--- flow/run.sh ---
#!/bin/bash
# the make line also repeats each setting of config.mk as NAME=value (left out here)
make -C /OpenROAD-flow-scripts/flow DESIGN_CONFIG=/design/flow/config.mk WORK_HOME=/design/flow/orfs CLKGATE_MAP_FILE= finish
--- flow/config.mk ---
export PLATFORM = sky130hd
export DESIGN_NAME = top_processor
export DESIGN_NICKNAME = top_processor
export VERILOG_FILES = /design/flow/design.v
export SDC_FILE = /design/flow/constraint.sdc
export NUM_CORES = 4
export LEC_CHECK = 0
export CAP_MARGIN = 20
export CORE_MARGIN = 2
export CORE_UTILIZATION = 57
export CTS_CLUSTER_SIZE = 68
export SETUP_SLACK_MARGIN = -0.48
export SLEW_MARGIN = 20
export TNS_END_PERCENT = 5
--- flow/design.v ---
module add_op(input [31:0] A, input [31:0] B, output [31:0] result);
    assign result = A + B;
endmodule
module sub_op(input [31:0] A, input [31:0] B, output [31:0] result);
    assign result = A - B;
endmodule
module and_op(input [31:0] A, input [31:0] B, output [31:0] result);
    assign result = A & B;
endmodule
module or_op(input [31:0] A, input [31:0] B, output [31:0] result);
    assign result = A | B;
endmodule
module xor_op(input [31:0] A, input [31:0] B, output [31:0] result);
    assign result = A ^ B;
endmodule
module nor_op(input [31:0] A, input [31:0] B, output [31:0] result);
    assign result = ~(A | B);
endmodule
module not_op(input [31:0] A, output [31:0] result);
    assign result = ~A;
endmodule
module sll_op(input [31:0] A, input [31:0] B, output [31:0] result);
    assign result = A << B;
endmodule
module srl_op(input [31:0] A, input [31:0] B, output [31:0] result);
    assign result = A >> B;
endmodule
module sra_op(input [31:0] A, input [31:0] B, output [31:0] result);
    assign result = A >> B;
endmodule
module inc_op(input [31:0] A, output [31:0] result);
    assign result = A + 4;
endmodule
module dec_op(input [31:0] A, output [31:0] result);
    assign result = A - 4;
endmodule
module slt_op(input [31:0] A, input [31:0] B, output [31:0] result);
    assign result = (A < B) ? 32'b1 : 32'b0;
endmodule
module sgt_op(input [31:0] A, input [31:0] B, output [31:0] result);
    assign result = (A > B) ? 32'b1 : 32'b0;
endmodule
module lui_op(input [31:0] B, output [31:0] result);
    assign result = {B[15:0], 16'b0};
endmodule
module alu(
    input [31:0] A,
    input [31:0] B,
    input [3:0] opcode,
    output [31:0] result
);
    wire [31:0] add_result;
    wire [31:0] sub_result;
    wire [31:0] and_result;
    wire [31:0] or_result;
    wire [31:0] xor_result;
    wire [31:0] nor_result;
    wire [31:0] not_result;
    wire [31:0] sll_result;
    wire [31:0] srl_result;
    wire [31:0] sra_result;
    wire [31:0] inc_result;
    wire [31:0] dec_result;
    wire [31:0] slt_result;
    wire [31:0] sgt_result;
    wire [31:0] lui_result;
    add_op add(A, B, add_result);
    sub_op sub(A, B, sub_result);
    and_op and_gate(A, B, and_result);
    or_op or_gate(A, B, or_result);
    xor_op xor_gate(A, B, xor_result);
    nor_op nor_gate(A, B, nor_result);
    not_op not_gate(A, not_result);
    sll_op sll(A, B,sll_result);
    srl_op srl(A, B,srl_result);
    sra_op sra(A, B,sra_result);
    inc_op inc(A,  inc_result);
    dec_op dec(A, dec_result);
    slt_op slt(A, B, slt_result);
    sgt_op sgt(A, B, sgt_result);
    lui_op lui(B, lui_result);
    assign result = (opcode == 4'b0000) ? add_result : 
                    (opcode == 4'b0001) ? sub_result :
                    (opcode == 4'b0010) ? and_result :
                    (opcode == 4'b0011) ? or_result :
                    (opcode == 4'b0100) ? xor_result :
                    (opcode == 4'b0101) ? nor_result :
                    (opcode == 4'b0110) ? not_result :
                    (opcode == 4'b0111) ? sll_result :
                    (opcode == 4'b1000) ? srl_result :
                    (opcode == 4'b1001) ? sra_result :
                    (opcode == 4'b1010) ? inc_result :
                    (opcode == 4'b1011) ? dec_result :
                    (opcode == 4'b1100) ? slt_result :
                    (opcode == 4'b1101) ? sgt_result :
                    (opcode == 4'b1110) ? lui_result : 32'b0;
endmodule
module register_bank(
    input clk,
    input rst,
    input [3:0] read_reg1,
    input [3:0] read_reg2,
    input [3:0] write_reg,
    input [31:0] write_data,
    input write_enable,
    output reg [31:0] data_out1,
    output reg [31:0] data_out2,
    output [15:0] output_display
);
    reg [31:0] registers [15:0];  
    reg [15:0] out_display_reg;
    integer i;
    always @(posedge clk or posedge rst) begin
        if (rst) begin
            for (i = 0; i < 16; i = i + 1)
                registers[i] <= (i == 0 || i == 15) ? 32'd0 : i * 10;
        end else if (write_enable) begin
            registers[write_reg] <= write_data;  
        end
    end
    always @(*) begin
        data_out1 = registers[read_reg1];
        data_out2 = registers[read_reg2];
    end
    always @(posedge clk) begin
        out_display_reg <= registers[write_reg][15:0];  
    end
    assign output_display = out_display_reg;
endmodule
module top_processor(
    input clk,
    input rst,
    input [3:0] rx,      
    input [3:0] ry,      
    input [3:0] rz,      
    input [3:0] op,      
    input write_en,      
    output [31:0] result_out   
);
    wire [31:0] operand1;
    wire [31:0] operand2;
    wire [31:0] alu_result;
    reg [31:0] result_reg;
    always @(posedge clk or posedge rst) begin
        if (rst)
            result_reg <= 32'b0;
        else
            result_reg <= alu_result;
    end
    register_bank reg_bank(
        .clk(clk),
        .rst(rst),
        .read_reg1(ry),
        .read_reg2(rz),
        .write_reg(rx),
        .write_data(alu_result),
        .write_enable(write_en),
        .data_out1(operand1),
        .data_out2(operand2),
        .output_display()
    );
    alu alu_unit(
        .A(operand1),
        .B(operand2),
        .opcode(op),
        .result(alu_result)
    );
    assign result_out = result_reg;
endmodule
--- flow/constraint.sdc ---
create_clock -name core_clock -period 4.74 [get_ports {clk}]
set_input_delay 0.9480 -clock core_clock [delete_from_list [all_inputs] [get_ports {clk}]]
set_output_delay 0.9480 -clock core_clock [all_outputs]
set_load 0.01 [all_outputs]
==> flow report, run 1 <==
DRT
------------------------------------------------------------------------------------
Post-detailed-route via-to-cell ratio                                          7.499
Pre-Repair DR Iteration Count                                                     14
Wirelength, routed                                                          236.4 mm
Average wire per standard cell                                              34.68 um
DRT antenna net count                                                              0
Total DRC errors in the routed layout                                              0
Vias post-DR                                                                  51.12k
Number of DRC markers after the initial detailed-route iteration              10.69k

YOSYS
------------------------------------------------------------------------------------
Cell types with the highest counts after synthesis                      dfrtp_1 (501), nand2_1 (448), nor2_1 (391), o21ai_0 (338), a21oi_1 (314)
Nets in the synthesized netlist                                                4,951
Area of the synthesized netlist per yosys stat                           0.04179 mm2
Yosys adder share                                                            0.02695
Simple Share, Synth                                                           0.1820
Number of distinct library cells after synthesis                                 119
Top non-seq family                                                      AND-OR/OR-AND gates
Flops after synth                                                                544
Dominant cells by area after synthesis                                  dfrtp_1 (30%), mux2_2 (7.9%), mux2i_1 (4.0%)
Mux share of post-synthesis cell area                                         0.1300
Average instance area after synthesis                                      8.630 um2
Main flop type after synthesis                                               dfrtp_1
Netlist Area Pre-Place                                                   0.04179 mm2
Yosys warning count                                                                3
Cell taking the most area after synthesis                                    dfrtp_1
Most repeated cell in the gate-level netlist after synthesis                 dfrtp_1
# Cells Yosys                                                                  4,842
Number of synthesized flops with an enable pin                                     0
Synthesized-area fraction occupied by ao, oa, aoi and oai cells               0.2506
Area share of the leading cell type in the synthesized netlist                0.3000
Async SR Flop Fraction                                                         1.000
Xor/xnor share                                                               0.01111
Sequential share of the synthesized area                                      0.3271
Synthesized netlist cell count                                                 4,842

FLOORPLAN
------------------------------------------------------------------------------------
Die Size                                                                 0.07549 mm2
Num rows                                                                          99
Placeable core region                                                    0.07271 mm2
Floorplan die height                                                        274.8 um
Horiz. Die Dim                                                              274.8 um
FP Util                                                                       0.5747
Number of I/O pins                                                                51

CRITICAL PATH
------------------------------------------------------------------------------------
Slowest CP cell                                                               nor4_4
Depth of the critical timing path with buffers and inverters included             22
End point of the critical path                                          reg_bank.registers[14][23]
Launching element type of the critical path                             primary input
Largest fanout on the critical path                                               17
Arrival time at the worst endpoint                                           6.03 ns
Cell type with the highest occurrence count on the critical path               buf_4
Crit path required time                                                      5.25 ns
Register-to-register setup slack                                            -0.64 ns
Worst stage delay on the critical path                                       0.45 ns
R2R depth                                                                         19
Worst path cell trace                                                   buf_8 > buf_4 > buf_6 > or2b_4 > buf_4 > a21oi_1 > nor4_1 > buf_4 > a21oi_4 > buf_6 > nand3_1 > nor4_4 > nand3_2 > buf_4 > xnor2_1 > a221oi_2 > buf_4 > o221ai_1 > o41ai_1 > a211o_1 > buf_12 > o21ai_0
FF-to-FF End                                                            reg_bank.registers[11][30]
Type of the setup path with the least slack                                in -> reg
Cell class contributing the biggest share of worst-path delay           AND-OR/OR-AND gates
Buffer-and-inverter tally for the worst setup path                                 9
Start point of the critical path                                               ry[1]
Worst Setup End Kind                                                       flip-flop
Reg2reg start                                                           reg_bank.registers[10][11]

CELLS AND AREA
------------------------------------------------------------------------------------
Flip-flop and latch area                                                 0.01367 mm2
Final nets                                                                     5,895
Combinational Area                                                       0.02618 mm2
Area growth, synth to finish                                                  31.53%
Number of filler cells placed in the layout                                    5,328

CLOCK TREE
------------------------------------------------------------------------------------
Inserted Clock Buffers                                                            59
Clk pin slew, worst setup/hold paths                                         0.07 ns
Clk Tree Root Cell                                                         clkbuf_16
Clock Latency Late Sink                                                      0.70 ns
Number of buffers inserted for hold repair after clock tree synthesis              0
Clock tree from TritonCTS                                                      built
Maximum buffer depth of the clock tree                                             3
Number of sinks driven by the clock tree                                         544
CTS H-tree depth                                                                   2

MIN PATH
------------------------------------------------------------------------------------
Hold Crit Endpoint                                                      reg_bank.registers[12][5]
Class of the tightest hold or removal check                               reg -> reg
Worst hold path depth                                                              2
Source of the worst hold timing path                                    reg_bank.registers[12][5]

PLACE
------------------------------------------------------------------------------------
HPWL reported at the end of detailed placement                              173.0 mm
Setup Slack @ Placement                                                    -2.207 ns
Gpl congestion                                                                 1.189
Number of I/O port buffers                                                        50

GRT
------------------------------------------------------------------------------------
All-Layer GR Usage                                                            0.6047
Antenna violations before repair                                                  15
Number of global-route vias before repair                                     46.82k
Largest net degree at the start of global routing                                100
Total congestion overflow after global routing                                     0
Wire length of the first global-routing pass                                329.4 mm

STA
------------------------------------------------------------------------------------
Slew Viols, Final                                                                  0
Share of the clock period used by the worst path                               1.164
Setup slack after layout                                                  -0.7777 ns
Post-layout min period                                                      5.518 ns
Post-route worst hold slack                                                0.4989 ns
Post-route clock skew                                                     0.06319 ns
Final hold vios                                                                    0
Slew headroom                                                                 0.1990
Final setup violation count                                                      544
RSZ-0062 raised after global routing                                            true
Slew at the pin closest to its max-slew limit                               1.198 ns
Maximum clock frequency                                                    181.2 MHz

PWR
------------------------------------------------------------------------------------
Proportion of power drawn by the clock network                                 0.153
Total sequential power                                                       8.61 mW
Static leakage                                                              24.20 nW
Heaviest power group                                                    combinational cells
Power density of the placed cells                                       586.4 mW/mm2
Power Combinational                                                          18.7 mW
Power in the clock group                                                     4.93 mW
Internal power consumption                                                  17.70 mW
Comb power frac                                                                0.580
Sw frac                                                                       0.4509
Power Total                                                                 32.23 mW
Peak VDD IR                                                                0.5833 mV
Psw                                                                         14.53 mW
Power share of the sequential group                                            0.267

RUN STATUS
------------------------------------------------------------------------------------
Failed layout checks                                                    negative setup slack
Status                                                                  failed layout checks

JOB
------------------------------------------------------------------------------------
Total of max-cap violations                                                        0
OpenROAD warnings                                                                 87

## area by class of cell
type / instances / share of cell area
Tap cell: 959 / 0.02183
Inverter: 139 / 0.009675
Sequential cell: 544 / 0.2487
Timing Repair Buffer: 1341 / 0.2055
Multi-Input combinational cell: 3701 / 0.4763
Clock buffer: 79 / 0.02987
Antenna cell: 22 / 0.001002
Clock inverter: 32 / 0.007125
## routing by layer
layer  vias up  wire, um  share of wire  global-route usage
li1      19967         -              -                   -
met1     23913     79810           0.34              0.7367
met5         -       606         0.0026             0.05138
met4        22     25030           0.11              0.4362
met3      1822     44360           0.19              0.3353
met2      5400     86600           0.37              0.7898
## per-stage QoR
step / utilization / cell area [um2] / setup TNS (ns) / instances
after detailed placement: 0.7074 / 51440 / -788.76 / 6656
final: 0.7559 / 54960 / -301.94 / 6817
after CTS: 0.7424 / 53980 / -267.55 / 6778
after floorplan: - / 41790 / -2450.88 / 4842
after global placement: 0.7074 / 51440 / -783.58 / 6656
after global routing: 0.7553 / 54920 / -296.36 / 6799
## repair_timing
item | in CTS | in global routing
setup buffers | 9 | 25
endpoints found under the setup margin | 459 | 538
gates cloned | 2 | 3
gates resized | 97 | 175
pin swaps | 14 | 55
==> run 2: changes to the inputs <==
Settings changed: CORE_UTILIZATION 57 to 9, CTS_CLUSTER_SIZE 68 to default, SETUP_SLACK_MARGIN -0.48 to default, TNS_END_PERCENT 5 to default.
Clock period 4.74 ns to 10.5 ns, I/O delays scaled along.
==> run 2 against run 1 <==
Effect of this change:
- the run now finishes clean
- critical path depth decreased by 3
- register-to-register slack better by 4.2 ns
- sequential power shrank 53%
- die area went up to 6.2 times the previous value
- cell area fell by 5.5%
- global-route usage is 51 points lower
- sequential share of layout area increased by 1.4 points
- clock skew fell by 0.0048 ns
- power shrank 61%
- first-iteration DRC count is 33% lower
==> flow report, run 2 <==
RUN STATUS
------------------------------------------------------------------------------------
Status                                                                  complete, no violations   was failed layout checks

CLOCK TREE
------------------------------------------------------------------------------------
CTS H-tree depth                                                                   3   was 2
Maximum buffer depth of the clock tree                                             3   unchanged
Clock tree from TritonCTS                                                      built   unchanged
Clk pin slew, worst setup/hold paths                                         0.06 ns   was 0.07 ns
Inserted Clock Buffers                                                            67   was 59
Clk Tree Root Cell                                                         clkbuf_16   unchanged
Number of instances resized during post-cts repair                                 0   was 97
Clock Latency Late Sink                                                      0.67 ns   was 0.70 ns
Buffers inserted by post-CTS timing repair                                         0   was 9
Number of buffers inserted for hold repair after clock tree synthesis              0   unchanged
Number of sinks driven by the clock tree                                         544   unchanged

YOSYS
------------------------------------------------------------------------------------
Mux share of post-synthesis cell area                                         0.1300   unchanged
Number of distinct library cells after synthesis                                 119   unchanged
Flops after synth                                                                544   unchanged
Nets in the synthesized netlist                                                4,951   unchanged
Number of synthesized flops with an enable pin                                     0   unchanged
Yosys warning count                                                                3   unchanged
Cell types with the highest counts after synthesis                      dfrtp_1 (501), nand2_1 (448), nor2_1 (391), o21ai_0 (338), a21oi_1 (314)   unchanged
Synthesized netlist cell count                                                 4,842   unchanged
Average instance area after synthesis                                      8.630 um2   unchanged
Cell taking the most area after synthesis                                    dfrtp_1   unchanged
# Cells Yosys                                                                  4,842   unchanged
Netlist Area Pre-Place                                                   0.04179 mm2   unchanged
Area of the synthesized netlist per yosys stat                           0.04179 mm2   unchanged
Xor/xnor share                                                               0.01111   unchanged
Area share of the leading cell type in the synthesized netlist                0.3000   unchanged
Sequential share of the synthesized area                                      0.3271   unchanged
Most repeated cell in the gate-level netlist after synthesis                 dfrtp_1   unchanged
Main flop type after synthesis                                               dfrtp_1   unchanged
Yosys adder share                                                            0.02695   unchanged
Dominant cells by area after synthesis                                  dfrtp_1 (30%), mux2_2 (7.9%), mux2i_1 (4.0%)   unchanged
Simple Share, Synth                                                           0.1820   unchanged
Synthesized-area fraction occupied by ao, oa, aoi and oai cells               0.2506   unchanged
Top non-seq family                                                      AND-OR/OR-AND gates   unchanged
Async SR Flop Fraction                                                         1.000   unchanged

CRITICAL PATH
------------------------------------------------------------------------------------
Cell type with the highest occurrence count on the critical path               buf_4   unchanged
Reg2reg start                                                           reg_bank.registers[5][13]   was reg_bank.registers[10][11]
Register-to-register setup slack                                             3.53 ns   was -0.64 ns
R2R depth                                                                         17   was 19
Type of the setup path with the least slack                                in -> reg   unchanged
Worst stage delay on the critical path                                       0.81 ns   was 0.45 ns
Largest fanout on the critical path                                               44   was 17
Arrival time at the worst endpoint                                           9.66 ns   was 6.03 ns
End point of the critical path                                          reg_bank.registers[1][0]   was reg_bank.registers[14][23]
Slowest CP cell                                                                or4_1   was nor4_4
Worst path cell trace                                                   buf_4 > buf_4 > nand2b_1 > o221ai_1 > or4_1 > and2_1 > ha_1 > or3_1 > or4_1 > or3_1 > nor4_1 > o21ai_1 > a31oi_1 > nor2_2 > o21ai_1 > mux2_2 > a311oi_4 > buf_4 > o21ai_0   was buf_8 > buf_4 > buf_6 > or2b_4 > buf_4 > a21oi_1 > nor4_1 > buf_4 > a21oi_4 > buf_6 > nand3_1 > nor4_4 > nand3_2 > buf_4 > xnor2_1 > a221oi_2 > buf_4 > o221ai_1 > o41ai_1 > a211o_1 > buf_12 > o21ai_0
Worst Setup End Kind                                                       flip-flop   unchanged
Cell class contributing the biggest share of worst-path delay           simple AND/OR/NAND/NOR gates   was AND-OR/OR-AND gates
Buffer-and-inverter tally for the worst setup path                                 3   was 9
Depth of the critical timing path with buffers and inverters included             19   was 22
FF-to-FF End                                                            reg_bank.registers[1][0]   was reg_bank.registers[11][30]
Start point of the critical path                                               ry[2]   was ry[1]
Launching element type of the critical path                             primary input   unchanged
Crit path required time                                                     10.98 ns   was 5.25 ns

CELLS AND AREA
------------------------------------------------------------------------------------
Final Non-Filler Cells                                                        10.99k   was 6,817
Final nets                                                                     4,861   was 5,895
Area growth, synth to finish                                                  24.33%   was 31.53%
Post-route standard cell area excluding fillers                          0.05195 mm2   was 0.05496 mm2
Number of filler cells placed in the layout                                   53.52k   was 5,328

DRT
------------------------------------------------------------------------------------
Number of DRC markers after the initial detailed-route iteration               7,133   was 10.69k
DRT antenna net count                                                              0   unchanged
Total DRC errors in the routed layout                                              0   unchanged
Post-detailed-route via-to-cell ratio                                          4.018   was 7.499
Pre-Repair DR Iteration Count                                                      6   was 14
Wirelength, routed                                                          244.3 mm   was 236.4 mm
Average wire per standard cell                                              22.24 um   was 34.68 um
Vias post-DR                                                                  44.14k   was 51.12k

PWR
------------------------------------------------------------------------------------
Static leakage                                                              18.71 nW   was 24.20 nW
Total sequential power                                                       4.05 mW   was 8.61 mW
Internal power consumption                                                  6.488 mW   was 17.70 mW
Sw frac                                                                       0.4862   was 0.4509
Power Combinational                                                          6.18 mW   was 18.7 mW
Peak VDD IR                                                                0.1105 mV   was 0.5833 mV
Power density of the placed cells                                       243.0 mW/mm2   was 586.4 mW/mm2
Heaviest power group                                                    combinational cells   unchanged
Comb power frac                                                                0.490   was 0.580
Power Total                                                                 12.63 mW   was 32.23 mW
Psw                                                                         6.140 mW   was 14.53 mW
Power in the clock group                                                     2.39 mW   was 4.93 mW
Proportion of power drawn by the clock network                                 0.189   was 0.153
Power share of the sequential group                                            0.321   was 0.267

GRT
------------------------------------------------------------------------------------
Number of global-route vias before repair                                     41.01k   was 46.82k
Largest net degree at the start of global routing                                165   was 100
Wire length of the first global-routing pass                                337.7 mm   was 329.4 mm
All-Layer GR Usage                                                           0.09892   was 0.6047
Antenna violations before repair                                                  30   was 15
Total congestion overflow after global routing                                     0   unchanged

JOB
------------------------------------------------------------------------------------
Total of max-cap violations                                                        0   unchanged
OpenROAD warnings                                                                 87   unchanged

STA
------------------------------------------------------------------------------------
Share of the clock period used by the worst path                              0.8743   was 1.164
TNS Setup                                                                       0 ns   was -301.94 ns
Final hold vios                                                                    0   unchanged
Post-route clock skew                                                     0.05840 ns   was 0.06319 ns
Slew Viols, Final                                                                  0   unchanged
Final setup violation count                                                        0   was 544
Slew at the pin closest to its max-slew limit                               1.232 ns   was 1.198 ns
Maximum clock frequency                                                    108.9 MHz
Post-layout min period                                                      9.180 ns
Slew headroom                                                                 0.1759   was 0.1990
RSZ-0062 raised after global routing                                           false   was true

FLOORPLAN
------------------------------------------------------------------------------------
Number of I/O pins                                                                51   unchanged
Num rows                                                                         250   was 99
Placeable core region                                                     0.4629 mm2   was 0.07271 mm2
Horiz. Die Dim                                                              685.4 um   was 274.8 um
Floorplan die height                                                        685.4 um   was 274.8 um
Die Size                                                                  0.4698 mm2   was 0.07549 mm2
FP Util                                                                      0.09026   was 0.5747

PLACE
------------------------------------------------------------------------------------
Cell count after placement                                                    10.86k   was 6,656
Cell area after placement                                                0.04969 mm2   was 0.05144 mm2
HPWL reported at the end of detailed placement                              177.3 mm   was 173.0 mm
Gpl congestion                                                                 1.048   was 1.189
Number of I/O port buffers                                                        50   unchanged

MIN PATH
------------------------------------------------------------------------------------
Worst hold path depth                                                              2   unchanged
Class of the tightest hold or removal check                               reg -> reg   unchanged
Hold Crit Endpoint                                                      reg_bank.registers[1][23]   was reg_bank.registers[12][5]
Source of the worst hold timing path                                    reg_bank.registers[1][23]   was reg_bank.registers[12][5]

run 2: through the flow:
stage | setup WS (ns) | hold WS (ns) | util
3_5_place_dp | 1.188 | 0.4793 | 0.1073
6_report | 1.320 | 0.4917 | 0.1122
4_1_cts | 1.827 | 0.4923 | 0.1122
2_1_floorplan | 1.035 | 0.4556 | -
5_1_grt | 1.419 | 0.5044 | 0.1122
3_3_place_gp | 1.277 | 0.4737 | 0.1073
run 2: final cells by class:
type | count | area [um2] | area share
Timing Repair Buffer | 299 | 2414 | 0.04645
Tap cell | 6174 | 7725 | 0.1487
Antenna cell | 8 | 20.02 | 0.0003853
Sequential cell | 544 | 13670 | 0.2631
Clock inverter | 21 | 250.2 | 0.004816
Inverter | 139 | 525.5 | 0.01011
Clock buffer | 99 | 1987 | 0.03824
Multi-Input combinational cell | 3701 | 25370 | 0.4882
run 2: per-layer routing:
layer	vias up	wire length, um	global-route usage
met3	914	30040	0.03028
met1	21810	91800	0.1222
met5	-	129	0
met4	14	17370	0.05514
li1	17863	-	-
met2	3539	104900	0.1525
==> run 3: changes to the inputs <==
Settings changed: ABC_AREA from default to 0, CELL_PAD_IN_SITES_DETAIL_PLACEMENT from default to 1, CELL_PAD_IN_SITES_GLOBAL_PLACEMENT from default to 0, CORE_ASPECT_RATIO from default to 0.82, CORE_MARGIN 2 to 6, CORE_UTILIZATION 9 to 37, CTS_CLUSTER_DIAMETER from default to 159, GPL_ROUTABILITY_DRIVEN from default to 0, MAX_ROUTING_LAYER from default to met4, MIN_ROUTING_LAYER from default to met2, PLACE_DENSITY from default to 0.82, SLEW_MARGIN 20 to 15.
Clock period 10.5 ns to 11.0 ns, I/O delays scaled along.
==> run 3 against run 2 <==
Effect of this change:
- the flow now stops in 5_1_grt
- synthesized cell count is the same
- area after synthesis unchanged
- die area down 74%
==> flow report, run 3 <==
RUN STATUS
------------------------------------------------------------------------------------
Tool error                                                              [ERROR GRT-0116] Global routing finished with congestion. Check the congestion regions in the DRC Viewer.
Status                                                                  stopped before the end   was complete, no violations
Failing step                                                                 5_1_grt

YOSYS
------------------------------------------------------------------------------------
Top non-seq family                                                      AND-OR/OR-AND gates   unchanged
Synthesized netlist cell count                                                 4,842   unchanged
Async SR Flop Fraction                                                         1.000   unchanged
Most repeated cell in the gate-level netlist after synthesis                 dfrtp_1   unchanged
Dominant cells by area after synthesis                                  dfrtp_1 (30%), mux2_2 (7.9%), mux2i_1 (4.0%)   unchanged
Sequential share of the synthesized area                                      0.3271   unchanged
Main flop type after synthesis                                               dfrtp_1   unchanged
Cell types with the highest counts after synthesis                      dfrtp_1 (501), nand2_1 (448), nor2_1 (391), o21ai_0 (338), a21oi_1 (314)   unchanged
Nets in the synthesized netlist                                                4,951   unchanged
Area share of the leading cell type in the synthesized netlist                0.3000   unchanged
Synthesized-area fraction occupied by ao, oa, aoi and oai cells               0.2506   unchanged
Number of distinct library cells after synthesis                                 119   unchanged
# Cells Yosys                                                                  4,842   unchanged
Area of the synthesized netlist per yosys stat                           0.04179 mm2   unchanged
Average instance area after synthesis                                      8.630 um2   unchanged
Flops after synth                                                                544   unchanged
Yosys adder share                                                            0.02695   unchanged
Simple Share, Synth                                                           0.1820   unchanged
Xor/xnor share                                                               0.01111   unchanged
Netlist Area Pre-Place                                                   0.04179 mm2   unchanged
Yosys warning count                                                                3   unchanged
Mux share of post-synthesis cell area                                         0.1300   unchanged
Cell taking the most area after synthesis                                    dfrtp_1   unchanged
Number of synthesized flops with an enable pin                                     0   unchanged

CLOCK TREE
------------------------------------------------------------------------------------
Buffers inserted by post-CTS timing repair                                         0   unchanged
Number of buffers inserted for hold repair after clock tree synthesis              0   unchanged
Maximum buffer depth of the clock tree                                             3   unchanged
Inserted Clock Buffers                                                            50   was 67
Number of instances resized during post-cts repair                                 0   unchanged
Number of sinks driven by the clock tree                                         544   unchanged
Clk Tree Root Cell                                                         clkbuf_16   unchanged
CTS H-tree depth                                                                   2   was 3

FLOORPLAN
------------------------------------------------------------------------------------
Number of I/O pins                                                                51   unchanged
FP Util                                                                       0.3738   was 0.09026
Floorplan die height                                                        316.3 um   was 685.4 um
Num rows                                                                         111   was 250
Placeable core region                                                     0.1118 mm2   was 0.4629 mm2
Die Size                                                                  0.1212 mm2   was 0.4698 mm2
Horiz. Die Dim                                                              383.1 um   was 685.4 um

PLACE
------------------------------------------------------------------------------------
Cell area after placement                                                0.04292 mm2   was 0.04969 mm2
Setup Slack @ Placement                                                     1.140 ns   was 1.188 ns
Cell count after placement                                                     6,054   was 10.86k
Number of I/O port buffers                                                        50   unchanged
HPWL reported at the end of detailed placement                              170.3 mm   was 177.3 mm

GRT
------------------------------------------------------------------------------------
Total congestion overflow after global routing                                 8,021
All-Layer GR Usage                                                            0.8091

-- run 3: metrics by stage --
stage,hold slack (ns),power [mW]
4_1_cts,0.5285,11.65
3_5_place_dp,0.5127,9.465
3_3_place_gp,0.4740,8.782
2_1_floorplan,0.4556,6.893
-- run 3: routing by layer --
layer	global-route usage	overflow
met5	-	-
met4	0.6334	997
met3	0.9641	5002
met2	0.7771	2022
met1	-	-
==> run 4: changes to the inputs <==
Settings changed: ABC_AREA 0 to 1, CELL_PAD_IN_SITES_DETAIL_PLACEMENT 1 to 0, CELL_PAD_IN_SITES_GLOBAL_PLACEMENT 0 to default, CORE_ASPECT_RATIO 0.82 to 0.78, CORE_MARGIN 6 to 2, CORE_UTILIZATION 37 to 43, CTS_CLUSTER_DIAMETER 159 to default, CTS_CLUSTER_SIZE from default to 88, GPL_TIMING_DRIVEN from default to 0, MAX_ROUTING_LAYER met4 to default, MIN_ROUTING_LAYER met2 to default, PLACE_DENSITY 0.82 to default, SLEW_MARGIN 15 to 0, TNS_END_PERCENT from default to 30.
Clock period 11.0 ns to 13.3 ns, I/O delays scaled along.
==> run 4 against run 3 <==
Effect of this change:
- the run now finishes clean
- synthesized cell count increased by 39%
- die area decreased by 20%
- area after synthesis decreased by 2.5%
==> flow report, run 4 <==
YOSYS
------------------------------------------------------------------------------------
# Cells Yosys                                                                  6,715   was 4,842
Cell taking the most area after synthesis                                    dfrtp_1   unchanged
Average instance area after synthesis                                      6.068 um2   was 8.630 um2
Synthesized netlist cell count                                                 6,715   was 4,842
Mux share of post-synthesis cell area                                              0   was 0.1300
Async SR Flop Fraction                                                         1.000   unchanged
Flops after synth                                                                544   unchanged
Top non-seq family                                                      simple AND/OR/NAND/NOR gates   was AND-OR/OR-AND gates
Dominant cells by area after synthesis                                  dfrtp_1 (31%), nand2_1 (30%), nand3_1 (7.6%)   was dfrtp_1 (30%), mux2_2 (7.9%), mux2i_1 (4.0%)
Number of synthesized flops with an enable pin                                     0   unchanged
Simple Share, Synth                                                           0.4757   was 0.1820
Nets in the synthesized netlist                                                6,824   was 4,951
Area share of the leading cell type in the synthesized netlist                0.3077   was 0.3000
Xor/xnor share                                                              0.007738   was 0.01111
Area of the synthesized netlist per yosys stat                           0.04075 mm2   was 0.04179 mm2
Yosys warning count                                                                3   unchanged
Synthesized-area fraction occupied by ao, oa, aoi and oai cells              0.07790   was 0.2506
Netlist Area Pre-Place                                                   0.04075 mm2   was 0.04179 mm2
Number of distinct library cells after synthesis                                  57   was 119
Main flop type after synthesis                                               dfrtp_1   unchanged
Cell types with the highest counts after synthesis                      nand2_1 (3,285), nand3_1 (615), nor2_1 (562), dfrtp_1 (501), inv_1 (407)   was dfrtp_1 (501), nand2_1 (448), nor2_1 (391), o21ai_0 (338), a21oi_1 (314)
Most repeated cell in the gate-level netlist after synthesis                 nand2_1   was dfrtp_1
Yosys adder share                                                            0.02764   was 0.02695
Sequential share of the synthesized area                                      0.3354   was 0.3271

PWR
------------------------------------------------------------------------------------
Peak VDD IR                                                                0.1272 mV
Power share of the sequential group                                            0.332
Power density of the placed cells                                       183.3 mW/mm2
Heaviest power group                                                    combinational cells
Psw                                                                         4.129 mW
Power Combinational                                                          3.77 mW
Internal power consumption                                                  4.194 mW
Comb power frac                                                                0.452
Total sequential power                                                       2.76 mW
Power Total                                                                 8.323 mW
Static leakage                                                              23.93 nW
Proportion of power drawn by the clock network                                 0.216
Sw frac                                                                       0.4960
Power in the clock group                                                     1.80 mW

DRT
------------------------------------------------------------------------------------
Wirelength, routed                                                          224.8 mm
Met2 layer wire length in the routed design                                 83.39 mm
Average wire per standard cell                                              27.48 um
Vias post-DR                                                                  51.20k
Number of DRC markers after the initial detailed-route iteration              10.69k
Highest routed layer                                                            met5
Met1 wire length                                                            83.59 mm
Post-detailed-route via-to-cell ratio                                          6.259
Total DRC errors in the routed layout                                              0
DRT antenna net count                                                              0
Pre-Repair DR Iteration Count                                                     17
Total length of routed met3 wires                                           39.73 mm

CRITICAL PATH
------------------------------------------------------------------------------------
Reg2reg start                                                           reg_bank.registers[6][27]
Largest fanout on the critical path                                               10
R2R depth                                                                         23
Cell type with the highest occurrence count on the critical path             nand2_1
Slowest CP cell                                                               nor2_2
Register-to-register setup slack                                             6.45 ns
Cell class contributing the biggest share of worst-path delay           buffers and inverters
Crit path required time                                                     13.87 ns
Worst stage delay on the critical path                                       0.99 ns
Buffer-and-inverter tally for the worst setup path                                10
End point of the critical path                                          reg_bank.registers[14][0]
FF-to-FF End                                                            reg_bank.registers[14][0]
Depth of the critical timing path with buffers and inverters included             28
Type of the setup path with the least slack                                in -> reg
Launching element type of the critical path                             primary input
Start point of the critical path                                               ry[3]
Arrival time at the worst endpoint                                          10.53 ns
Worst Setup End Kind                                                       flip-flop

STA
------------------------------------------------------------------------------------
Slew at the pin closest to its max-slew limit                               1.327 ns
RSZ-0062 raised after global routing                                           false
Post-layout min period                                                      9.968 ns
Slew headroom                                                                 0.1153
Final hold vios                                                                    0
Share of the clock period used by the worst path                              0.7495
Slew Viols, Final                                                                  0
Setup slack after layout                                                    3.332 ns
Post-route clock skew                                                     0.03150 ns
Final setup violation count                                                        0
Maximum clock frequency                                                    100.3 MHz

CLOCK TREE
------------------------------------------------------------------------------------
Number of instances resized during post-cts repair                                 0   unchanged
Inserted Clock Buffers                                                            59   was 50
Clock Latency Late Sink                                                      0.69 ns
Clk Tree Root Cell                                                         clkbuf_16   unchanged
Clock tree from TritonCTS                                                      built
Clk pin slew, worst setup/hold paths                                         0.07 ns
CTS H-tree depth                                                                   2   unchanged
Number of buffers inserted for hold repair after clock tree synthesis              0   unchanged
Number of sinks driven by the clock tree                                         544   unchanged
Buffers inserted by post-CTS timing repair                                         0   unchanged
Maximum buffer depth of the clock tree                                             3   unchanged

GRT
------------------------------------------------------------------------------------
Total congestion overflow after global routing                                     0
Number of global-route vias before repair                                     45.18k
Wire length of the first global-routing pass                                312.5 mm
All-Layer GR Usage                                                            0.4440
Largest net degree at the start of global routing                                 43
Antenna violations before repair                                                  17

FLOORPLAN
------------------------------------------------------------------------------------
Number of I/O pins                                                                51   unchanged
Placeable core region                                                    0.09377 mm2   was 0.1118 mm2
Num rows                                                                          99   was 111
Die Size                                                                 0.09726 mm2   was 0.1212 mm2
Horiz. Die Dim                                                              352.6 um   was 383.1 um
FP Util                                                                       0.4346   was 0.3738
Floorplan die height                                                        275.9 um   was 316.3 um

PLACE
------------------------------------------------------------------------------------
HPWL reported at the end of detailed placement                              176.5 mm   was 170.3 mm
Cell count after placement                                                     8,051   was 6,054
Setup Slack @ Placement                                                     3.054 ns   was 1.140 ns
Number of I/O port buffers                                                        49   was 50

CELLS AND AREA
------------------------------------------------------------------------------------
Area growth, synth to finish                                                  11.42%
Final Non-Filler Cells                                                         8,180
Final nets                                                                     6,966

MIN PATH
------------------------------------------------------------------------------------
Source of the worst hold timing path                                    reg_bank.registers[3][2]
Hold Crit Endpoint                                                      reg_bank.registers[3][2]
Class of the tightest hold or removal check                               reg -> reg
Worst hold path depth                                                              2

RUN STATUS
------------------------------------------------------------------------------------
Status                                                                  complete, no violations   was stopped before the end

JOB
------------------------------------------------------------------------------------
OpenROAD warnings                                                                 81
Total of max-cap violations                                                        0

-- run 4: final cells by class --
class                   instances  area (um2)
diodes                         13       32.53
repair buffers                 81       972.2
plain buffers                 339        1481
well taps                    1262        1579
clock buffers                  75        1648
flip-flops and latches        544       13670
multi-input cells            5406       24000
clock inverters                34       416.7
fillers                      9969       48370
inverters                     426        1603
-- run 4: through the flow --
step	utilization	TNS [ns]	hold WS, ns	cell area [um2]
after global routing	0.4840	0	0.4794	45380
after global placement	0.4567	-334.54	0.4547	42820
after CTS	0.4830	0	0.4694	45290
after detailed placement	0.4610	0	0.4585	43230
after floorplan	-	0	0.4481	40750
final	0.4842	0	0.4663	45400
-- run 4: metal layers --
metal	global-route usage	up-vias
li1	-	21585
met4	0.2470	17
met3	0.2192	1331
met5	0.05238	-
met2	0.6016	4708
met1	0.5665	23556
==> run 5: changes to the inputs <==
Settings changed: CELL_PAD_IN_SITES_DETAIL_PLACEMENT 0 to default, CORE_ASPECT_RATIO 0.78 to default, CORE_UTILIZATION 43 to 72, CTS_CLUSTER_SIZE 88 to 99, GPL_ROUTABILITY_DRIVEN 0 to default, GPL_TIMING_DRIVEN 0 to default, PLACE_DENSITY from default to 0.38, SLEW_MARGIN 0 to 20, TNS_END_PERCENT 30 to 10.
Clock period 13.3 ns to 2.79 ns, I/O delays scaled along.
==> run 5 against run 4 <==
Effect of this change:
- the run now fails in 4_1_cts
- die area decreased by 40%
- area after synthesis did not move
- synthesized cell count unchanged
==> flow report, run 5 <==
FLOORPLAN
------------------------------------------------------------------------------
Number of I/O pins                                                          51   unchanged
Floorplan die height                                                  241.9 um   was 275.9 um
Num rows                                                                    87   was 99
FP Util                                                                 0.7255   was 0.4346
Horiz. Die Dim                                                        241.9 um   was 352.6 um
Placeable core region                                              0.05617 mm2   was 0.09377 mm2
Die Size                                                           0.05851 mm2   was 0.09726 mm2

YOSYS
------------------------------------------------------------------------------
Netlist Area Pre-Place                                             0.04075 mm2   unchanged
Async SR Flop Fraction                                                   1.000   unchanged
Synthesized netlist cell count                                           6,715   unchanged
Synthesized-area fraction occupied by ao, oa, aoi and oai cells        0.07790   unchanged
Flops after synth                                                          544   unchanged
Dominant cells by area after synthesis                            dfrtp_1 (31%), nand2_1 (30%), nand3_1 (7.6%)   unchanged
Most repeated cell in the gate-level netlist after synthesis           nand2_1   unchanged
Simple Share, Synth                                                     0.4757   unchanged
Yosys adder share                                                      0.02764   unchanged
Average instance area after synthesis                                6.068 um2   unchanged
Cell taking the most area after synthesis                              dfrtp_1   unchanged
Main flop type after synthesis                                         dfrtp_1   unchanged
Number of distinct library cells after synthesis                            57   unchanged
Top non-seq family                                                simple AND/OR/NAND/NOR gates   unchanged
Yosys warning count                                                          3   unchanged
Mux share of post-synthesis cell area                                        0   unchanged
Number of synthesized flops with an enable pin                               0   unchanged
Sequential share of the synthesized area                                0.3354   unchanged
Xor/xnor share                                                        0.007738   unchanged
Area share of the leading cell type in the synthesized netlist          0.3077   unchanged
Area of the synthesized netlist per yosys stat                     0.04075 mm2   unchanged
Nets in the synthesized netlist                                          6,824   unchanged
Cell types with the highest counts after synthesis                nand2_1 (3,285), nand3_1 (615), nor2_1 (562), dfrtp_1 (501), inv_1 (407)   unchanged
# Cells Yosys                                                            6,715   unchanged

PLACE
------------------------------------------------------------------------------
Number of I/O port buffers                                                  50   was 49
Gpl congestion                                                           1.314
HPWL reported at the end of detailed placement                        170.4 mm   was 176.5 mm
Setup Slack @ Placement                                              -2.947 ns   was 3.054 ns

RUN STATUS
------------------------------------------------------------------------------
Status                                                            stopped before the end   was complete, no violations
Failing step                                                           4_1_cts
Tool error                                                        [ERROR DPL-0038] Utilization greater than 100%, impossible to legalize

run 5: metrics by stage:
| stage | std cells | area, um2 | power [mW] |
|---|---|---|---|
| after global placement | 8495 | 52470 | 33.62 |
| after detailed placement | 8495 | 52470 | 35.34 |
| after floorplan | 6715 | 40750 | 22.41 |
==> run 6: changes to the inputs <==
Settings changed: ABC_AREA 1 to default, CORE_UTILIZATION 72 to 49, CTS_CLUSTER_SIZE 99 to default, PLACE_DENSITY 0.38 to default, SETUP_SLACK_MARGIN from default to -0.48, TNS_END_PERCENT 10 to default.
Clock period 2.79 ns to 4.74 ns, I/O delays scaled along.
==> run 6 against run 5 <==
Effect of this change:
- the layout now fails its checks (negative setup slack)
- synthesized cell count down 28%
- die area up 50%
- area after synthesis up 2.5%
==> flow report, run 6 <==
CRITICAL PATH
------------------------------------------------------------------------------------
Cell class contributing the biggest share of worst-path delay           AND-OR/OR-AND gates
Buffer-and-inverter tally for the worst setup path                                 9
End point of the critical path                                          reg_bank.registers[1][26]
Crit path required time                                                      5.34 ns
Launching element type of the critical path                             primary input
FF-to-FF End                                                            reg_bank.registers[3][30]
Register-to-register setup slack                                            -0.58 ns
Worst Setup End Kind                                                       flip-flop
Cell type with the highest occurrence count on the critical path               buf_4
Depth of the critical timing path with buffers and inverters included             22
Start point of the critical path                                               ry[3]
Worst path cell trace                                                   buf_16 > buf_4 > buf_4 > nor3b_1 > buf_4 > a32oi_1 > o22ai_1 > o31a_1 > buf_4 > nand2_1 > o211ai_1 > buf_4 > nand2_1 > buf_4 > o22ai_1 > a31oi_2 > buf_4 > o21ai_0 > a211o_1 > a22oi_2 > buf_12 > a31oi_1
Largest fanout on the critical path                                               32
Reg2reg start                                                           reg_bank.registers[8][13]
Worst stage delay on the critical path                                       0.73 ns
Type of the setup path with the least slack                                in -> reg
R2R depth                                                                         18
Arrival time at the worst endpoint                                           6.00 ns
Slowest CP cell                                                              o22ai_1

YOSYS
------------------------------------------------------------------------------------
Number of distinct library cells after synthesis                                 119   was 57
Yosys adder share                                                            0.02695   was 0.02764
Most repeated cell in the gate-level netlist after synthesis                 dfrtp_1   was nand2_1
Mux share of post-synthesis cell area                                         0.1300   was 0
Async SR Flop Fraction                                                         1.000   unchanged
Xor/xnor share                                                               0.01111   was 0.007738
Main flop type after synthesis                                               dfrtp_1   unchanged
Dominant cells by area after synthesis                                  dfrtp_1 (30%), mux2_2 (7.9%), mux2i_1 (4.0%)   was dfrtp_1 (31%), nand2_1 (30%), nand3_1 (7.6%)
Synthesized-area fraction occupied by ao, oa, aoi and oai cells               0.2506   was 0.07790
Number of synthesized flops with an enable pin                                     0   unchanged
Simple Share, Synth                                                           0.1820   was 0.4757
Average instance area after synthesis                                      8.630 um2   was 6.068 um2
Cell taking the most area after synthesis                                    dfrtp_1   unchanged
Yosys warning count                                                                3   unchanged
Netlist Area Pre-Place                                                   0.04179 mm2   was 0.04075 mm2
Area of the synthesized netlist per yosys stat                           0.04179 mm2   was 0.04075 mm2
Area share of the leading cell type in the synthesized netlist                0.3000   was 0.3077
Flops after synth                                                                544   unchanged
# Cells Yosys                                                                  4,842   was 6,715
Cell types with the highest counts after synthesis                      dfrtp_1 (501), nand2_1 (448), nor2_1 (391), o21ai_0 (338), a21oi_1 (314)   was nand2_1 (3,285), nand3_1 (615), nor2_1 (562), dfrtp_1 (501), inv_1 (407)
Top non-seq family                                                      AND-OR/OR-AND gates   was simple AND/OR/NAND/NOR gates
Synthesized netlist cell count                                                 4,842   was 6,715
Nets in the synthesized netlist                                                4,951   was 6,824
Sequential share of the synthesized area                                      0.3271   was 0.3354

PWR
------------------------------------------------------------------------------------
Internal power consumption                                                  18.73 mW
Sw frac                                                                       0.4566
Power in the clock group                                                     5.10 mW
Static leakage                                                              25.19 nW
Total sequential power                                                       8.62 mW
Power Combinational                                                          20.7 mW
Power density of the placed cells                                       601.1 mW/mm2
Comb power frac                                                                0.602
Proportion of power drawn by the clock network                                 0.148
Power Total                                                                 34.46 mW
Peak VDD IR                                                                0.5612 mV
Power share of the sequential group                                            0.250
Heaviest power group                                                    combinational cells
Psw                                                                         15.73 mW

FLOORPLAN
------------------------------------------------------------------------------------
Floorplan die height                                                        296.0 um   was 241.9 um
Placeable core region                                                    0.08488 mm2   was 0.05617 mm2
Die Size                                                                 0.08763 mm2   was 0.05851 mm2
FP Util                                                                       0.4923   was 0.7255
Number of I/O pins                                                                51   unchanged
Num rows                                                                         107   was 87
Horiz. Die Dim                                                              296.0 um   was 241.9 um

CLOCK TREE
------------------------------------------------------------------------------------
CTS H-tree depth                                                                   2
Clk pin slew, worst setup/hold paths                                         0.07 ns
Number of sinks driven by the clock tree                                         544
Number of buffers inserted for hold repair after clock tree synthesis              0
Clock tree from TritonCTS                                                      built
Clock Latency Late Sink                                                      0.70 ns
Maximum buffer depth of the clock tree                                             3
Inserted Clock Buffers                                                            57
Clk Tree Root Cell                                                         clkbuf_16

MIN PATH
------------------------------------------------------------------------------------
Class of the tightest hold or removal check                               reg -> reg
Hold Crit Endpoint                                                      reg_bank.registers[10][5]
Worst hold path depth                                                              2
Source of the worst hold timing path                                    reg_bank.registers[10][5]

PLACE
------------------------------------------------------------------------------------
Setup Slack @ Placement                                                    -2.094 ns   was -2.947 ns
Number of I/O port buffers                                                        50   unchanged
Cell count after placement                                                     6,982   was 8,495
HPWL reported at the end of detailed placement                              190.6 mm   was 170.4 mm
Gpl congestion                                                                 1.182   was 1.314
Cell area after placement                                                0.05375 mm2   was 0.05247 mm2

DRT
------------------------------------------------------------------------------------
Wirelength, routed                                                          255.3 mm
Average wire per standard cell                                              35.84 um
Number of DRC markers after the initial detailed-route iteration              10.08k
Post-detailed-route via-to-cell ratio                                          7.163
Total DRC errors in the routed layout                                              0
Pre-Repair DR Iteration Count                                                     14
Vias post-DR                                                                  51.02k
DRT antenna net count                                                              0

STA
------------------------------------------------------------------------------------
Post-layout min period                                                      5.409 ns
RSZ-0062 raised after global routing                                            true
Final setup violation count                                                      543
Slew at the pin closest to its max-slew limit                               1.123 ns
Slew headroom                                                                 0.2495
Final hold vios                                                                    0
Setup slack after layout                                                  -0.6688 ns
Share of the clock period used by the worst path                               1.141
Maximum clock frequency                                                    184.9 MHz
Post-route clock skew                                                     0.06641 ns
Slew Viols, Final                                                                  0

GRT
------------------------------------------------------------------------------------
Total congestion overflow after global routing                                     0
All-Layer GR Usage                                                            0.5647
Wire length of the first global-routing pass                                351.0 mm
Number of global-route vias before repair                                     47.07k
Antenna violations before repair                                                  16
Largest net degree at the start of global routing                                124

CELLS AND AREA
------------------------------------------------------------------------------------
Final nets                                                                     6,021
Number of filler cells placed in the layout                                    7,028
Final Non-Filler Cells                                                         7,123
Area growth, synth to finish                                                  37.20%
Post-route standard cell area excluding fillers                          0.05733 mm2

RUN STATUS
------------------------------------------------------------------------------------
Failed layout checks                                                    negative setup slack
Status                                                                  failed layout checks   was stopped before the end

JOB
------------------------------------------------------------------------------------
OpenROAD warnings                                                                 88
Total of max-cap violations                                                        0

run 6: final cells by class:
class,instances,area (um2),share of cell area
clock buffer,75,1587,0.02767
tap,1144,1431,0.02497
multi-input combinational,3701,27050,0.4718
inverter,139,534.3,0.009319
sequential,544,13670,0.2384
clock inverter,30,483.0,0.008424
antenna,21,52.55,0.0009166
timing repair buffer,1469,12530,0.2185
run 6: metrics by stage:
stage               utilization  hold WS, ns  TNS [ns]
finish                   0.6755       0.4984   -244.94
global route             0.6749       0.5218   -242.38
CTS                      0.6658       0.4950   -187.52
detailed placement       0.6333       0.4862   -780.99
global placement         0.6331       0.4712   -780.47
floorplan                     -       0.4556  -2139.61
run 6: timing repair:
action,4_1_cts,5_1_grt
gates resized,111,130
pin swaps,27,44
gates cloned,3,7
setup buffers,18,22
setup endpoints to repair,506,487
run 6: routing by layer:
metal / part of all wire / vias to the layer above / routed length, um / GRT usage
met5: 0.0028 / - / 711 / 0.06541
met4: 0.079 / 18 / 20160 / 0.3199
met1: 0.37 / 24368 / 94510 / 0.7372
met2: 0.36 / 5104 / 91520 / 0.7140
li1: - / 20190 / - / -
met3: 0.19 / 1341 / 48400 / 0.3146
==> run 7: changes to the inputs <==
Settings changed: CORE_UTILIZATION 49 to 62, CTS_CLUSTER_DIAMETER from default to 75, GPL_ROUTABILITY_DRIVEN from default to 0, GPL_TIMING_DRIVEN from default to 1, MIN_ROUTING_LAYER from default to met1, PLACE_DENSITY from default to 0.86, SETUP_SLACK_MARGIN -0.48 to 1.05, SLEW_MARGIN 20 to 30.
Clock period 4.74 ns to 5.08 ns, I/O delays scaled along.
==> run 7 against run 6 <==
Effect of this change:
- the flow now stops in 5_1_grt
- area after synthesis is the same
- die area is 21% lower
- synthesized cell count unchanged
==> flow report, run 7 <==
RUN STATUS
------------------------------------------------------------------------------
Status                                                            stopped before the end   was failed layout checks
Failing step                                                           5_1_grt
Tool error                                                        [ERROR GRT-0116] Global routing finished with congestion. Check the congestion regions in the DRC Viewer.

YOSYS
------------------------------------------------------------------------------
Xor/xnor share                                                         0.01111   unchanged
Area share of the leading cell type in the synthesized netlist          0.3000   unchanged
Average instance area after synthesis                                8.630 um2   unchanged
Cell types with the highest counts after synthesis                dfrtp_1 (501), nand2_1 (448), nor2_1 (391), o21ai_0 (338), a21oi_1 (314)   unchanged
Sequential share of the synthesized area                                0.3271   unchanged
Cell taking the most area after synthesis                              dfrtp_1   unchanged
Nets in the synthesized netlist                                          4,951   unchanged
Main flop type after synthesis                                         dfrtp_1   unchanged
Yosys adder share                                                      0.02695   unchanged
Flops after synth                                                          544   unchanged
Simple Share, Synth                                                     0.1820   unchanged
Synthesized netlist cell count                                           4,842   unchanged
Most repeated cell in the gate-level netlist after synthesis           dfrtp_1   unchanged
Area of the synthesized netlist per yosys stat                     0.04179 mm2   unchanged
# Cells Yosys                                                            4,842   unchanged
Number of synthesized flops with an enable pin                               0   unchanged
Yosys warning count                                                          3   unchanged
Async SR Flop Fraction                                                   1.000   unchanged
Synthesized-area fraction occupied by ao, oa, aoi and oai cells         0.2506   unchanged
Top non-seq family                                                AND-OR/OR-AND gates   unchanged
Mux share of post-synthesis cell area                                   0.1300   unchanged
Netlist Area Pre-Place                                             0.04179 mm2   unchanged
Number of distinct library cells after synthesis                           119   unchanged
Dominant cells by area after synthesis                            dfrtp_1 (30%), mux2_2 (7.9%), mux2i_1 (4.0%)   unchanged

CLOCK TREE
------------------------------------------------------------------------------
Clk Tree Root Cell                                                   clkbuf_16   unchanged
CTS H-tree depth                                                             2   unchanged
Inserted Clock Buffers                                                      52   was 57
Number of sinks driven by the clock tree                                   544   unchanged
Maximum buffer depth of the clock tree                                       3   unchanged

PLACE
------------------------------------------------------------------------------
Cell area after placement                                          0.05121 mm2   was 0.05375 mm2
Number of I/O port buffers                                                  50   unchanged
Cell count after placement                                               6,440   was 6,982
HPWL reported at the end of detailed placement                        161.6 mm   was 190.6 mm

FLOORPLAN
------------------------------------------------------------------------------
Die Size                                                           0.06949 mm2   was 0.08763 mm2
Placeable core region                                              0.06692 mm2   was 0.08488 mm2
FP Util                                                                 0.6244   was 0.4923
Horiz. Die Dim                                                        263.6 um   was 296.0 um
Num rows                                                                    95   was 107
Number of I/O pins                                                          51   unchanged
Floorplan die height                                                  263.6 um   was 296.0 um

GRT
------------------------------------------------------------------------------
All-Layer GR Usage                                                      0.9542
Total congestion overflow after global routing                           2,717

-- run 7: routing by layer --
metal / GRT overflow / global-route usage
met1: 332 / 0.9173
met2: 1287 / 1.041
met3: 373 / 0.9115
met4: 661 / 0.9489
met5: 64 / 0.8669
-- run 7: what timing repair did --
item	4_1_cts
gates resized	271
setup buffers	46
endpoints found under the setup margin	544
cloned	12
pin swaps	59
hold buffers	0
-- run 7: metrics by stage --
stage,utilization,worst slack [ns]
detailed placement,0.7653,-1.263
CTS,0.8222,-0.2726
global placement,0.7644,-1.160
floorplan,-,-3.301
==> run 8: changes to the inputs <==
Settings changed: ABC_AREA from default to 0, CELL_PAD_IN_SITES_GLOBAL_PLACEMENT from default to 1, CORE_ASPECT_RATIO from default to 0.76, CORE_UTILIZATION 62 to 58, CTS_CLUSTER_DIAMETER 75 to default, CTS_CLUSTER_SIZE from default to 21, GPL_ROUTABILITY_DRIVEN 0 to default, GPL_TIMING_DRIVEN 1 to default, MAX_ROUTING_LAYER from default to met4, MIN_ROUTING_LAYER met1 to default, PLACE_DENSITY 0.86 to default, SETUP_SLACK_MARGIN 1.05 to -0.58, SLEW_MARGIN 30 to 15.
Clock period 5.08 ns to 7.45 ns, I/O delays scaled along.
==> run 8 against run 7 <==
Effect of this change:
- area after synthesis unchanged
- synthesized cell count unchanged
- now fails the layout checks on negative setup slack
- die area increased by 6.8%
==> flow report, run 8 <==
RUN STATUS
------------------------------------------------------------------------------------
Status                                                                  failed layout checks   was stopped before the end
Failed layout checks                                                    negative setup slack

CRITICAL PATH
------------------------------------------------------------------------------------
Arrival time at the worst endpoint                                           8.29 ns
Slowest CP cell                                                              a31oi_1
Crit path required time                                                      7.91 ns
Worst stage delay on the critical path                                       0.85 ns
R2R depth                                                                         20
Worst path cell trace                                                   buf_4 > nand2b_1 > o221ai_1 > o32a_1 > inv_1 > ha_1 > nand2_1 > or3_1 > or3_1 > a31oi_1 > o21ai_0 > buf_4 > o211ai_1 > nand2_1 > o21a_1 > o41ai_1 > and4_1 > buf_12 > o21ai_0
Register-to-register setup slack                                             1.06 ns
Largest fanout on the critical path                                               46
Reg2reg start                                                           reg_bank.registers[6][7]
Buffer-and-inverter tally for the worst setup path                                 4
Launching element type of the critical path                             primary input
End point of the critical path                                          reg_bank.registers[2][27]
Type of the setup path with the least slack                                in -> reg
FF-to-FF End                                                            reg_bank.registers[10][30]
Depth of the critical timing path with buffers and inverters included             19
Start point of the critical path                                               rz[0]
Cell class contributing the biggest share of worst-path delay           AND-OR/OR-AND gates
Worst Setup End Kind                                                       flip-flop

JOB
------------------------------------------------------------------------------------
Total of max-cap violations                                                        0
OpenROAD warnings                                                                 96

MIN PATH
------------------------------------------------------------------------------------
Hold Crit Endpoint                                                      reg_bank.registers[1][23]
Class of the tightest hold or removal check                               reg -> reg
Source of the worst hold timing path                                    reg_bank.registers[1][23]
Worst hold path depth                                                              2

FLOORPLAN
------------------------------------------------------------------------------------
Die Size                                                                 0.07423 mm2   was 0.06949 mm2
Horiz. Die Dim                                                              311.9 um   was 263.6 um
Num rows                                                                          85   was 95
Number of I/O pins                                                                51   unchanged
Placeable core region                                                    0.07104 mm2   was 0.06692 mm2
FP Util                                                                       0.5882   was 0.6244
Floorplan die height                                                        238.0 um   was 263.6 um

PLACE
------------------------------------------------------------------------------------
Number of I/O port buffers                                                        50   unchanged
Gpl congestion                                                                 1.398
HPWL reported at the end of detailed placement                              157.5 mm   was 161.6 mm
Cell count after placement                                                     5,755   was 6,440
Cell area after placement                                                0.04413 mm2   was 0.05121 mm2

YOSYS
------------------------------------------------------------------------------------
Nets in the synthesized netlist                                                4,951   unchanged
Most repeated cell in the gate-level netlist after synthesis                 dfrtp_1   unchanged
Number of distinct library cells after synthesis                                 119   unchanged
# Cells Yosys                                                                  4,842   unchanged
Number of synthesized flops with an enable pin                                     0   unchanged
Cell types with the highest counts after synthesis                      dfrtp_1 (501), nand2_1 (448), nor2_1 (391), o21ai_0 (338), a21oi_1 (314)   unchanged
Yosys warning count                                                                3   unchanged
Area of the synthesized netlist per yosys stat                           0.04179 mm2   unchanged
Synthesized-area fraction occupied by ao, oa, aoi and oai cells               0.2506   unchanged
Yosys adder share                                                            0.02695   unchanged
Sequential share of the synthesized area                                      0.3271   unchanged
Cell taking the most area after synthesis                                    dfrtp_1   unchanged
Async SR Flop Fraction                                                         1.000   unchanged
Average instance area after synthesis                                      8.630 um2   unchanged
Netlist Area Pre-Place                                                   0.04179 mm2   unchanged
Area share of the leading cell type in the synthesized netlist                0.3000   unchanged
Flops after synth                                                                544   unchanged
Main flop type after synthesis                                               dfrtp_1   unchanged
Mux share of post-synthesis cell area                                         0.1300   unchanged
Simple Share, Synth                                                           0.1820   unchanged
Synthesized netlist cell count                                                 4,842   unchanged
Dominant cells by area after synthesis                                  dfrtp_1 (30%), mux2_2 (7.9%), mux2i_1 (4.0%)   unchanged
Top non-seq family                                                      AND-OR/OR-AND gates   unchanged
Xor/xnor share                                                               0.01111   unchanged

STA
------------------------------------------------------------------------------------
Post-route worst hold slack                                                0.4964 ns
Final setup violation count                                                       83
Final hold vios                                                                    0
Slew Viols, Final                                                                  0
Post-route clock skew                                                     0.04751 ns
Post-layout min period                                                      7.826 ns
Share of the clock period used by the worst path                               1.050
Setup slack after layout                                                  -0.3756 ns
Slew at the pin closest to its max-slew limit                               1.443 ns
Slew headroom                                                                0.03463
Maximum clock frequency                                                    127.8 MHz

CELLS AND AREA
------------------------------------------------------------------------------------
Final Non-Filler Cells                                                         5,898
Combinational Area                                                       0.02528 mm2
Post-route standard cell area excluding fillers                          0.04598 mm2
Post-route core utilization                                                   0.6472
Number of filler cells placed in the layout                                    6,207
Area growth, synth to finish                                                  10.03%
Flip-flop and latch area                                                 0.01367 mm2
Final nets                                                                     4,961

PWR
------------------------------------------------------------------------------------
Power in the clock group                                                     2.71 mW
Static leakage                                                              19.08 nW
Power density of the placed cells                                       380.4 mW/mm2
Power share of the sequential group                                            0.317
Power Combinational                                                          9.24 mW
Sw frac                                                                       0.4905
Internal power consumption                                                  8.912 mW
Total sequential power                                                       5.54 mW
Heaviest power group                                                    combinational cells
Comb power frac                                                                0.528
Psw                                                                         8.579 mW
Proportion of power drawn by the clock network                                 0.155
Peak VDD IR                                                                0.3622 mV

DRT
------------------------------------------------------------------------------------
Post-detailed-route via-to-cell ratio                                          7.935
Pre-Repair DR Iteration Count                                                     17
Number of DRC markers after the initial detailed-route iteration              11.69k
Vias post-DR                                                                  46.80k
Total DRC errors in the routed layout                                              0
Wirelength, routed                                                          219.4 mm
Average wire per standard cell                                              37.21 um
DRT antenna net count                                                              0

GRT
------------------------------------------------------------------------------------
Antenna violations before repair                                                  27
Total congestion overflow after global routing                                     0
Number of global-route vias before repair                                     41.24k
Wire length of the first global-routing pass                                304.8 mm
Largest net degree at the start of global routing                                184
All-Layer GR Usage                                                            0.5859

CLOCK TREE
------------------------------------------------------------------------------------
Maximum buffer depth of the clock tree                                             3   unchanged
CTS H-tree depth                                                                   2   unchanged
Clock Latency Late Sink                                                      0.64 ns
Clock tree from TritonCTS                                                      built
Clk pin slew, worst setup/hold paths                                         0.07 ns
Number of buffers inserted for hold repair after clock tree synthesis              0   unchanged
Clk Tree Root Cell                                                         clkbuf_16   unchanged
Inserted Clock Buffers                                                            49   was 52
Buffers inserted by post-CTS timing repair                                         0   was 46
Number of instances resized during post-cts repair                                 0   was 271
Number of sinks driven by the clock tree                                         544   unchanged

run 8: metal layers:
layer  vias to the layer above  wire length (um)  global-route usage
li1                      18107                 -                   -
met1                     22200             81720              0.7431
met2                      5041             74440              0.6755
met3                      1450             46770              0.4119
met4                         0             16510              0.2761
met5                         -                 0                   -
run 8: final cells by class:
type                            instances  area share
Clock inverter                         28    0.006368
Timing Repair Buffer                  417     0.07639
Clock buffer                           62     0.02991
Tap cell                              957     0.02604
Sequential cell                       544      0.2973
Antenna cell                           50    0.002721
Inverter                              139     0.01143
Multi-Input combinational cell       3701      0.5499
run 8: through the flow:
step                power, mW  setup WS, ns  setup TNS, ns
floorplan               10.18        -1.405        -703.82
global placement        13.74      -0.09567         -1.509
detailed placement      13.82       -0.1165         -1.624
CTS                     16.53        0.4413              0
global route            17.80       -0.1208         -1.415
finish                  17.49       -0.3756         -15.88
==> run 9: changes to the inputs <==
Settings changed: ABC_AREA 0 to default, CELL_PAD_IN_SITES_GLOBAL_PLACEMENT 1 to default, CORE_ASPECT_RATIO 0.76 to default, CORE_UTILIZATION 58 to 40, CTS_CLUSTER_SIZE 21 to 45, MAX_ROUTING_LAYER met4 to default, PLACE_DENSITY_LB_ADDON from default to 0.27, SETUP_SLACK_MARGIN -0.58 to -0.65, SLEW_MARGIN 15 to 20, TNS_END_PERCENT from default to 20.
Clock period 7.45 ns to 8.0 ns, I/O delays scaled along.
==> run 9 against run 8 <==
Effect of this change:
- now clean on timing, DRC and antenna
- sequential cell count unchanged
- clock power grew 7%
- synthesized cell count unchanged
- cell count increased by 8.1%
- combinational power is 3.1% lower
- sequential share of layout area shrank 0.98 points
- utilization is 19 points lower
- highest routed layer is now met5
==> flow report, run 9 <==
RUN STATUS
------------------------------------------------------------------------------------
Status                                                                  complete, no violations   was failed layout checks

STA
------------------------------------------------------------------------------------
Final hold vios                                                                    0   unchanged
Post-layout min period                                                      7.624 ns
Share of the clock period used by the worst path                              0.9529   was 1.050
Slew headroom                                                                 0.1417   was 0.03463
Post-route worst hold slack                                                0.4933 ns   was 0.4964 ns
Slew Viols, Final                                                                  0   unchanged
Post-route clock skew                                                     0.03645 ns   was 0.04751 ns
Final setup violation count                                                        0   was 83

YOSYS
------------------------------------------------------------------------------------
Xor/xnor share                                                               0.01111   unchanged
Async SR Flop Fraction                                                         1.000   unchanged
Nets in the synthesized netlist                                                4,951   unchanged
Number of distinct library cells after synthesis                                 119   unchanged
Yosys adder share                                                            0.02695   unchanged
Area share of the leading cell type in the synthesized netlist                0.3000   unchanged
Synthesized-area fraction occupied by ao, oa, aoi and oai cells               0.2506   unchanged
# Cells Yosys                                                                  4,842   unchanged
Flops after synth                                                                544   unchanged
Area of the synthesized netlist per yosys stat                           0.04179 mm2   unchanged
Main flop type after synthesis                                               dfrtp_1   unchanged
Cell types with the highest counts after synthesis                      dfrtp_1 (501), nand2_1 (448), nor2_1 (391), o21ai_0 (338), a21oi_1 (314)   unchanged
Dominant cells by area after synthesis                                  dfrtp_1 (30%), mux2_2 (7.9%), mux2i_1 (4.0%)   unchanged
Synthesized netlist cell count                                                 4,842   unchanged
Netlist Area Pre-Place                                                   0.04179 mm2   unchanged
Most repeated cell in the gate-level netlist after synthesis                 dfrtp_1   unchanged
Yosys warning count                                                                3   unchanged
Simple Share, Synth                                                           0.1820   unchanged
Average instance area after synthesis                                      8.630 um2   unchanged
Top non-seq family                                                      AND-OR/OR-AND gates   unchanged

PWR
------------------------------------------------------------------------------------
Power share of the sequential group                                            0.306   was 0.317
Power in the clock group                                                     2.90 mW   was 2.71 mW
Total sequential power                                                       5.23 mW   was 5.54 mW
Internal power consumption                                                  8.874 mW   was 8.912 mW
Comb power frac                                                                0.524   was 0.528
Power density of the placed cells                                       359.5 mW/mm2   was 380.4 mW/mm2
Psw                                                                         8.215 mW   was 8.579 mW
Proportion of power drawn by the clock network                                 0.170   was 0.155
Peak VDD IR                                                                0.2658 mV   was 0.3622 mV

DRT
------------------------------------------------------------------------------------
Average wire per standard cell                                              38.84 um   was 37.21 um
Pre-Repair DR Iteration Count                                                      8   was 17
DRT antenna net count                                                              0   unchanged
Post-detailed-route via-to-cell ratio                                          6.944   was 7.935

PLACE
------------------------------------------------------------------------------------
Number of I/O port buffers                                                        50   unchanged
Gpl congestion                                                                 1.068   was 1.398

CLOCK TREE
------------------------------------------------------------------------------------
Clock tree from TritonCTS                                                      built   unchanged
Clk pin slew, worst setup/hold paths                                         0.06 ns   was 0.07 ns
Maximum buffer depth of the clock tree                                             3   unchanged
Number of buffers inserted for hold repair after clock tree synthesis              0   unchanged
Clk Tree Root Cell                                                         clkbuf_16   unchanged
Number of instances resized during post-cts repair                                 0   unchanged

FLOORPLAN
------------------------------------------------------------------------------------
Floorplan die height                                                        327.2 um   was 238.0 um
Num rows                                                                         118   was 85
Horiz. Die Dim                                                              327.2 um   was 311.9 um
Die Size                                                                  0.1071 mm2   was 0.07423 mm2

CRITICAL PATH
------------------------------------------------------------------------------------
Launching element type of the critical path                             primary input   unchanged
Buffer-and-inverter tally for the worst setup path                                 5   was 4
Slowest CP cell                                                              nor3b_1   was a31oi_1
Type of the setup path with the least slack                                in -> reg   unchanged
Register-to-register setup slack                                             1.70 ns   was 1.06 ns
Cell class contributing the biggest share of worst-path delay           simple AND/OR/NAND/NOR gates   was AND-OR/OR-AND gates
Reg2reg start                                                           reg_bank.registers[4][12]   was reg_bank.registers[6][7]
R2R depth                                                                         21   was 20

MIN PATH
------------------------------------------------------------------------------------
Source of the worst hold timing path                                    reg_bank.registers[10][5]   was reg_bank.registers[1][23]
Class of the tightest hold or removal check                               reg -> reg   unchanged
Worst hold path depth                                                              2   unchanged

CELLS AND AREA
------------------------------------------------------------------------------------
Final nets                                                                     5,047   was 4,961
Post-route standard cell area excluding fillers                          0.04754 mm2   was 0.04598 mm2

GRT
------------------------------------------------------------------------------------
Antenna violations before repair                                                  18   was 27
Largest net degree at the start of global routing                                167   was 184
Wire length of the first global-routing pass                                342.5 mm   was 304.8 mm

JOB
------------------------------------------------------------------------------------
OpenROAD warnings                                                                 88   was 96

==> run 9: area by class of cell <==
| type | count | area, um2 |
|---|---|---|
| fill | 10341 | 55960 |
| clock buffer | 74 | 1620 |
| tap | 1380 | 1727 |
| sequential | 544 | 13670 |
| antenna | 16 | 40.04 |
| timing repair buffer | 496 | 4238 |
| multi-input combinational | 3701 | 25330 |
| inverter | 139 | 525.5 |
| clock inverter | 27 | 391.6 |
==> run 9: per-stage QoR <==
stage	setup TNS, ns	std cells	setup slack [ns]
3_3_place_gp	0	6260	0.2207
3_5_place_dp	0	6260	0.1204
6_report	0	6377	0.3765
5_1_grt	0	6363	0.3342
2_1_floorplan	-483.38	4842	-0.9648
4_1_cts	0	6361	0.7875
==> run 9: layer usage <==
metal  up-vias  share of wire  track usage
met5         -        0.00032    0.0008873
met4        12           0.11       0.3811
met3      1069          0.095       0.1073
met2      3137           0.43       0.6942
met1     21837           0.37       0.5376
li1      18227              -            -
Power and IR drop assume default switching activity.
